Setup of job 101:
## SOBEL
module  SOBEL(clk,reset,busy,ready,iaddr,idata,cdata_rd,cdata_wr,caddr_rd,caddr_wr,cwr,crd,csel	);
Size: about 160 flip-flops, about 81 I/O pins.
export LEC_CHECK = 0
export ABC_AREA = 1
export CAP_MARGIN = 20
export CORE_MARGIN = 2
export CORE_UTILIZATION = 72
export CTS_CLUSTER_DIAMETER = 98
export CTS_CLUSTER_SIZE = 70
export PLACE_DENSITY = 0.81
export SLEW_MARGIN = 20
create_clock -name core_clock -period 8.66 [get_ports {clk}]
run.sh (not shown) runs the stock make flow with config.mk's settings and CLKGATE_MAP_FILE=.
No crash in job 101: every stage finished, but the layout fails its final checks due to setup timing.
Here is what was changed in the inputs of job 102 compared with job 101.
- clearing CTS_CLUSTER_SIZE, which used to be 70
- swapping 98 for 236 in CTS_CLUSTER_DIAMETER
- swapping 8.66 for 7.92 in the clock period (ns, I/O delays scaled along)
[summary]
- What ended job 102 was a tool error in global routing (5_1_grt); the run never finished.
- Diff job 101 -> job 102: chip area from the yosys synthesis statistics level, clock sink count level, xor-xnor portion of the synthesized cell area did not really move.
- Count of state elements after synthesis: job 102 vs job 101 identical
- Against job 101, job 102 comes in 44 higher on post-CTS repair timing setup buffer count.
- In terms of chip area, job 101 and job 102 differ only marginally.
- Looking at area after detailed placement, job 102 sits above job 101.
- For number of standard-cell rows in the floorplan, job 102 and job 101 come out practically identical.
Inputs modified between job 102 and job 103:
- clearing PLACE_DENSITY, which used to be 0.81
- putting SETUP_SLACK_MARGIN at -0.56 where nothing was set
- clearing CTS_CLUSTER_DIAMETER, which used to be 236
- clearing ABC_AREA, which used to be 1
- swapping 7.92 for 8.39 in the clock period (ns, I/O delays scaled along)
## What came out
[flow] job 103 | stages: complete | final checks: fail | reason: setup timing. The number of unique standard cell types used by synthesis in job 103 sits about 90% above the value recorded for job 102. Diff job 102 -> job 103 | sequential area share after synthesis | increase of 1.5 points. Diff job 102 -> job 103 | synthesized cell count | down by more than 10%. Going from job 102 to job 103, routability congestion estimate grew by 0.037; area of the synthesized netlist per yosys stat shows a reduction of 4.6%; post-cts resize count lower; die area saw a decrease. When job 103 is set beside job 102, its cell area reported after detailed placement turns out to be about 4% smaller. Synthesized area was higher in the run labelled job 102.
diff inputs: job 103 => job 104
- SETUP_SLACK_MARGIN removed (was -0.56)
- CORE_UTILIZATION changed from 72 to 59
- the clock period (ns, I/O delays scaled along) changed from 8.39 to 5.18
Complete run, failing final checks: job 103, reason setup timing.
STATUS run=job 104 STAGES=ALL_DONE FINAL_CHECKS=FAILED CAUSE=setup timing
The lower final instance area of job 104 and job 103 is in job 103.
Compared with job 103, job 104 shows number of placement rows that has gone up by more than 10%.
Job 104 reports a higher count of clock-buffer cells in the layout than job 103 does.


== try-maple ==
The RTL this note starts from:
==> flow/design.v <==
`timescale 1ns/10ps
module  SOBEL(clk,reset,busy,ready,iaddr,idata,cdata_rd,cdata_wr,caddr_rd,caddr_wr,cwr,crd,csel	);
	input clk,reset;
	input ready;
	input [7:0] idata;
	input [7:0] cdata_rd;
	output reg busy;
	output reg [16:0] iaddr;
	output reg [7:0] cdata_wr;
	output [15:0] caddr_rd;
	output reg [15:0] caddr_wr;
	output reg cwr;
	output crd;
	output reg [1:0] csel;
	assign caddr_rd = 16'd0;
	assign crd = 1'b0;
	localparam IDLE = 2'd0, READ = 2'd1, WRITE = 2'd2, DONE = 2'd3;
	reg [1:0] state;
	reg [3:0] count;
	reg [16:0] count_iaddr;    
	reg [16:0] w_count;        
	reg [71:0] pixel_value;    
	reg [7:0] sobel_x;
	wire [71:0] win = {idata, pixel_value[63:0]};
	wire [7:0] p0 = win[7:0],   p1 = win[15:8],  p2 = win[23:16];
	wire [7:0] p3 = win[31:24], p5 = win[47:40];
	wire [7:0] p6 = win[55:48], p7 = win[63:56], p8 = win[71:64];
	wire signed [11:0] gx = $signed({4'b0, p0}) + $signed({3'b0, p3, 1'b0}) + $signed({4'b0, p6})
	                      - $signed({3'b0, p5, 1'b0}) - $signed({4'b0, p2}) - $signed({4'b0, p8});
	wire signed [11:0] gy_r = $signed({4'b0, pixel_value[7:0]}) + $signed({3'b0, pixel_value[15:8], 1'b0}) + $signed({4'b0, pixel_value[23:16]})
	                        - $signed({3'b0, pixel_value[63:56], 1'b0}) - $signed({4'b0, pixel_value[55:48]}) - $signed({4'b0, pixel_value[71:64]});
	function [7:0] clamp(input signed [11:0] v);
		if (v > 255) clamp = 8'd255;
		else if (v < 0) clamp = 8'd0;
		else clamp = v[7:0];
	endfunction
	wire [8:0] temp_combine = sobel_x + cdata_wr + 9'd1;
	always @(posedge clk)
	begin
		if (reset) begin
			state <= IDLE;
			busy <= 1'b0;
			cwr <= 1'b0;
			csel <= 2'b00;
			count <= 4'd0;
			iaddr <= 17'd0;
			count_iaddr <= 17'd0;
			w_count <= 17'd0;
			caddr_wr <= 16'd0;
			cdata_wr <= 8'd0;
		end
		else begin
			case (state)
			IDLE: begin
				if (ready) begin
					busy <= 1'b1;
					state <= READ;
					count <= 4'd0;
					count_iaddr <= 17'd0;
					iaddr <= 17'd0;
					w_count <= 17'd0;
				end
			end
			READ: begin
				pixel_value[count*8 +: 8] <= idata;
				if (count == 4'd8) begin
					cwr <= 1'b1;
					csel <= 2'b01;
					cdata_wr <= clamp(gx);
					sobel_x <= clamp(gx);
					caddr_wr <= w_count[15:0];
					state <= WRITE;
				end
				else begin
					if (count == 4'd2 || count == 4'd5)
						iaddr <= iaddr + 17'd256;
					else
						iaddr <= iaddr + 17'd1;
					count <= count + 4'd1;
				end
			end
			WRITE: begin
				if (csel == 2'b01) begin
					csel <= 2'b10;
					cdata_wr <= clamp(gy_r);
				end
				else if (csel == 2'b10) begin
					csel <= 2'b11;
					cdata_wr <= temp_combine[8:1];
				end
				else begin
					cwr <= 1'b0;
					csel <= 2'b00;
					count <= 4'd0;
					w_count <= w_count + 17'd1;
					if (w_count == 17'd65535) begin
						busy <= 1'b0;
						state <= DONE;
					end
					else begin
						state <= READ;
						if (count_iaddr % 258 == 255) begin
							count_iaddr <= count_iaddr + 17'd3;
							iaddr <= count_iaddr + 17'd3;
						end
						else begin
							count_iaddr <= count_iaddr + 17'd1;
							iaddr <= count_iaddr + 17'd1;
						end
					end
				end
			end
			default: ;
			endcase
		end
	end
endmodule
make LEC_CHECK=0 ABC_AREA=1 CAP_MARGIN=20 CORE_ASPECT_RATIO=0.5 CORE_MARGIN=2 CORE_UTILIZATION=62 CTS_CLUSTER_DIAMETER=62 CTS_CLUSTER_SIZE=14 SLEW_MARGIN=20 finish   # period 4.47 ns
From the logs: try-maple reached the end of the flow and failed the layout checks with negative setup slack.
The following lists how try-cedar was set up differently from try-maple:
# try-maple
export LEC_CHECK = 0
export ABC_AREA = 1
export CAP_MARGIN = 20
export CORE_ASPECT_RATIO = 0.5
export CORE_MARGIN = 2
export CORE_UTILIZATION = 62
export CTS_CLUSTER_DIAMETER = 62
export CTS_CLUSTER_SIZE = 14
export SLEW_MARGIN = 20
create_clock -name core_clock -period 4.47 [get_ports {clk}]
# try-cedar
export LEC_CHECK = 0
export CAP_MARGIN = 20
export CORE_MARGIN = 2
export CORE_UTILIZATION = 40
export SLEW_MARGIN = 20
create_clock -name core_clock -period 9.3 [get_ports {clk}]
Findings:
- Reg2reg setup slack: try-cedar and try-maple compared, higher one is try-cedar
- try-cedar completed every stage of the flow, and the final layout passed the timing, DRC and antenna checks.
- Summary of try-cedar over try-maple: layout buffering overhead excluding clock cells moved down; highest clock rate dropped 6.8%.
- try-cedar — global routing met1 resource utilization 13 points lower, try-maple as reference
- Summary — via density per instance, try-cedar relative to try-maple: lower, by about 8%.
- For try-maple, the source of the critical timing path was count_iaddr[9]$_SDFFE_PP0P_, unlike try-cedar, where it was count_iaddr[13]$_SDFFE_PP0P_.
- Between try-cedar and try-maple, it is try-cedar whose signed area change from the synthesized netlist to the final layout is lower, by 15 points.
- Cells: try-cedar has fewer instances than try-maple
- Against try-maple as the reference, try-cedar delivers a lower met3 layer wire length in the routed design.
- Post-route clock period utilization is lower on try-cedar
Edits applied to the flow inputs when going from try-cedar to try-onyx:
# try-cedar
export LEC_CHECK = 0
export CAP_MARGIN = 20
export CORE_MARGIN = 2
export CORE_UTILIZATION = 40
export SLEW_MARGIN = 20
create_clock -name core_clock -period 9.3 [get_ports {clk}]
# try-onyx
export LEC_CHECK = 0
export CAP_MARGIN = 20
export CORE_MARGIN = 2
export CORE_UTILIZATION = 22
export SLEW_MARGIN = 20
create_clock -name core_clock -period 9.3 [get_ports {clk}]
### Flow results
try-onyx reports its worst setup path endpoint as iaddr[10]$_SDFFE_PP0P_ while try-cedar reports iaddr[14]$_SDFFE_PP0P_. Relative to try-cedar, total placed cells including tap cells has gone up in try-onyx. Compared with try-cedar, in try-onyx setup slack shrank by 0.16 ns; routed wire length +about 8%; area growth from synthesis to layout picked up an extra 4.5 points; share of final layout cell area taken by clock buffers and inverters roughly the same.
> inputs changed (try-onyx -> try-delta)
# try-onyx
export LEC_CHECK = 0
export CAP_MARGIN = 20
export CORE_MARGIN = 2
export CORE_UTILIZATION = 22
export SLEW_MARGIN = 20
create_clock -name core_clock -period 9.3 [get_ports {clk}]
# try-delta
export LEC_CHECK = 0
export CAP_MARGIN = 20
export CORE_MARGIN = 2
export CORE_UTILIZATION = 56
export SETUP_SLACK_MARGIN = 1.51
export SLEW_MARGIN = 20
create_clock -name core_clock -period 5.18 [get_ports {clk}]
Findings:
Compared try-delta vs try-onyx, and met1 usage in global routing is up in try-delta. Reported for try-delta and try-onyx, netlist area before placement turned out identical to the last digit. try-delta gives less vertical extent of the die than try-onyx did. Slowest cell on the critical path: or4_4 -> try-onyx, or4b_4 -> try-delta. Across try-onyx and try-delta, a clean result was obtained everywhere but in try-delta. [try-delta] flow finished | final checks: failed | reasons: negative setup slack.
The inputs of try-raven differ from those of try-delta as listed below.
# try-delta
export LEC_CHECK = 0
export CAP_MARGIN = 20
export CORE_MARGIN = 2
export CORE_UTILIZATION = 56
export SETUP_SLACK_MARGIN = 1.51
export SLEW_MARGIN = 20
create_clock -name core_clock -period 5.18 [get_ports {clk}]
# try-raven
export LEC_CHECK = 0
export ABC_AREA = 1
export CAP_MARGIN = 20
export CORE_MARGIN = 2
export CORE_UTILIZATION = 68
export SLEW_MARGIN = 20
create_clock -name core_clock -period 7.38 [get_ports {clk}]
Notes after the runs:
The layout from try-raven, despite a flow that completed every stage, fails the layout checks, with the failing checks listed as negative setup slack. Changes observed in try-raven relative to try-delta: smallest setup slack after layout saw an increase; delay of the slowest cell on the worst path fell 0.19 ns. Via count sits higher in try-raven than in try-delta. Relative to try-delta, relative area change from synthesis to final layout decreased by 1.9 points in try-raven. try-raven reports its worst setup path startpoint as count_iaddr[9]$_SDFFE_PP0P_ while try-delta reports count_iaddr[10]$_SDFFE_PP0P_. try-delta ended up with fewer cell instances than try-raven did. Final setup TNS (lower): try-delta. In the flow results for try-delta and try-raven, the total track usage is smaller on try-delta. Sort try-delta and try-raven by endpoint required time on the critical path, descending, and try-raven comes first. There was hardly any difference in cell area after placement between try-raven and try-delta. Largest family of logic cells by area: AND-OR/OR-AND gates -> try-delta, simple AND/OR/NAND/NOR gates -> try-raven.
